Setup of before:
==> flow/design.v (excerpt) <==
module chip_to_symbol 
(
input logic         i_clk,
input logic         i_rst_n,
input logic         i_stream,
input logic         i_stream_valid,
output logic [3:0]  o_symbol,
output logic        o_symbol_valid       
);
logic [4:0] r_bit_counter;
logic [31:0] r_received_chip;
logic [5:0] s_ones_counter[15:0];
logic	[31:0]	chip_values [15:0];  
initial 
begin
	chip_values[0] 		=  32'b11011001110000110101001000101110;
	chip_values[8] 		=  32'b11101101100111000011010100100010;
	chip_values[4] 		=  32'b00101110110110011100001101010010;
	chip_values[12] 	=  32'b00100010111011011001110000110101;
	chip_values[2] 		=  32'b01010010001011101101100111000011;
	chip_values[10] 	=  32'b00110101001000101110110110011100;
	chip_values[6] 		=  32'b11000011010100100010111011011001;
	chip_values[14] 	=  32'b10011100001101010010001011101101;
	chip_values[1] 		=  32'b10001100100101100000011101111011;
	chip_values[9] 		=  32'b10111000110010010110000001110111;
	chip_values[5] 		=  32'b01111011100011001001011000000111;
	chip_values[13] 	=  32'b01110111101110001100100101100000;
	chip_values[3]		=  32'b00000111011110111000110010010110;
	chip_values[11]		=  32'b01100000011101111011100011001001;
	chip_values[7] 		=  32'b10010110000001110111101110001100;
	chip_values[15] 	=  32'b11001001011000000111011110111000;
end
always_ff@(posedge i_clk , negedge i_rst_n)
begin
    if(!i_rst_n)
  ...
Settings: LEC_CHECK=0, CAP_MARGIN=20, CELL_PAD_IN_SITES_DETAIL_PLACEMENT=2, CORE_MARGIN=2, CORE_UTILIZATION=71, CTS_CLUSTER_DIAMETER=113, MAX_ROUTING_LAYER=met5, SETUP_SLACK_MARGIN=0.99, SLEW_MARGIN=20; clock period 5.18 ns.
run.sh (not shown) runs the stock make flow with config.mk's settings and CLKGATE_MAP_FILE=.
In the summary table, before is marked failed, with error DPL-0033 raised in detailed placement (3_5_place_dp).
Setup changes, before to after
Settings: PLACE_DENSITY_LB_ADDON now 0.01, previously not set; CTS_CLUSTER_SIZE now 76, previously not set; CTS_CLUSTER_DIAMETER no longer set, was 113; MAX_ROUTING_LAYER no longer set, was met5; CORE_UTILIZATION now 72, was 71; CELL_PAD_IN_SITES_DETAIL_PLACEMENT no longer set, was 2; SETUP_SLACK_MARGIN no longer set, was 0.99; the clock period (ns, I/O delays scaled along) now 5.15, was 5.18.
--- outcome ---
The flow completed for after, but it is not clean: the layout still shows negative setup slack.
Comparing after against before, there is no change at all in synthesized flop and latch total.
Area of the core: lower on after
Re area after synthesis: no difference whatsoever between after and before.
Delta (after minus before): share of synthesized cell area in full adder, half adder and majority cells has remained practically unchanged; final estimated routing congestion in global placement has increased; floorplan row count has decreased; chip area in the Yosys report has remained practically unchanged; number of distinct standard cells referenced by the synthesized netlist has remained practically unchanged.
NOTE area enclosed by the die boundary before->after decreased slightly

---

== lane 4 ==
Starting RTL as in the previous note.
Design chip_to_symbol, start of the top module:
module chip_to_symbol 
(
input logic         i_clk,
input logic         i_rst_n,
input logic         i_stream,
input logic         i_stream_valid,
output logic [3:0]  o_symbol,
output logic        o_symbol_valid       
);
logic [4:0] r_bit_counter;
logic [31:0] r_received_chip;
logic [5:0] s_ones_counter[15:0];
logic	[31:0]	chip_values [15:0];  
initial 
begin
	chip_values[0] 		=  32'b11011001110000110101001000101110;
	chip_values[8] 		=  32'b11101101100111000011010100100010;
	chip_values[4] 		=  32'b00101110110110011100001101010010;
	chip_values[12] 	=  32'b00100010111011011001110000110101;
	chip_values[2] 		=  32'b01010010001011101101100111000011;
	chip_values[10] 	=  32'b00110101001000101110110110011100;
	chip_values[6] 		=  32'b11000011010100100010111011011001;
	chip_values[14] 	=  32'b10011100001101010010001011101101;
	chip_values[1] 		=  32'b10001100100101100000011101111011;
	chip_values[9] 		=  32'b10111000110010010110000001110111;
	chip_values[5] 		=  32'b01111011100011001001011000000111;
	chip_values[13] 	=  32'b01110111101110001100100101100000;
	chip_values[3]		=  32'b00000111011110111000110010010110;
	chip_values[11]		=  32'b01100000011101111011100011001001;
	chip_values[7] 		=  32'b10010110000001110111101110001100;
	chip_values[15] 	=  32'b11001001011000000111011110111000;
end
always_ff@(posedge i_clk , negedge i_rst_n)
begin
    if(!i_rst_n)
    begin
        r_bit_counter <= 'd0;
    end
    else if(r_bit_counter=='d31) 
    begin
        r_bit_counter <= 'd0;
    end
    else if(i_stream_valid)
    begin
        r_bit_counter <= r_bit_counter + 'd1;
    end
end
always_ff@(posedge i_clk , negedge i_rst_n)
begin
    if(!i_rst_n)
    begin
        r_received_chip <= 'd0;
		for(int i = 0 ; i<16 ; i++)
        begin
			s_ones_counter[i] <= 'd0;
		end
    end
	else if (r_bit_counter==31)
	begin
		for(int i = 0 ; i<16 ; i++)
        begin
			s_ones_counter[i] <= 'd0;
		end
	end
    else if(i_stream_valid)
    begin
        r_received_chip[r_bit_counter]<= i_stream;
        for(int i = 0 ; i<16 ; i++)
        begin
  ...
Settings: LEC_CHECK=0, ABC_AREA=1, CAP_MARGIN=15, CELL_PAD_IN_SITES_DETAIL_PLACEMENT=1, CORE_ASPECT_RATIO=1.21, CORE_MARGIN=7, CORE_UTILIZATION=40, CTS_CLUSTER_SIZE=49, GPL_ROUTABILITY_DRIVEN=1, GPL_TIMING_DRIVEN=1, HOLD_SLACK_MARGIN=0.12, MAX_ROUTING_LAYER=met4, MIN_ROUTING_LAYER=met2, SLEW_MARGIN=15, TNS_END_PERCENT=60; clock period 10.0 ns.
In summary, lane 4 completed successfully, with a layout that passed the timing, design-rule and antenna checks.
## Diff of input files: lane 1 against lane 4
- putting CTS_CLUSTER_DIAMETER at 236 where nothing was set
- swapping 49 for 97 in CTS_CLUSTER_SIZE
- swapping 1.21 for 0.5 in CORE_ASPECT_RATIO
- clearing GPL_TIMING_DRIVEN, which used to be 1
- clearing MIN_ROUTING_LAYER, which used to be met2
- swapping 15 for 20 in CAP_MARGIN
- swapping 40 for 57 in CORE_UTILIZATION
- swapping 15 for 20 in SLEW_MARGIN
- clearing CELL_PAD_IN_SITES_DETAIL_PLACEMENT, which used to be 1
- swapping 0.12 for 0.29 in HOLD_SLACK_MARGIN
- swapping 60 for 15 in TNS_END_PERCENT
- clearing MAX_ROUTING_LAYER, which used to be met4
- putting SETUP_SLACK_MARGIN at 2.88 where nothing was set
- clearing GPL_ROUTABILITY_DRIVEN, which used to be 1
- putting PLACE_DENSITY at 0.4 where nothing was set
[summary]
Lane 1 against lane 4: final critical-path share of the clock period saw a decrease, post-layout worst setup margin saw an increase, share of final layout cell area taken by clock buffers and inverters saw little to no change. Where HPWL reported at the end of detailed placement is concerned, lane 4 is outperformed by lane 1.
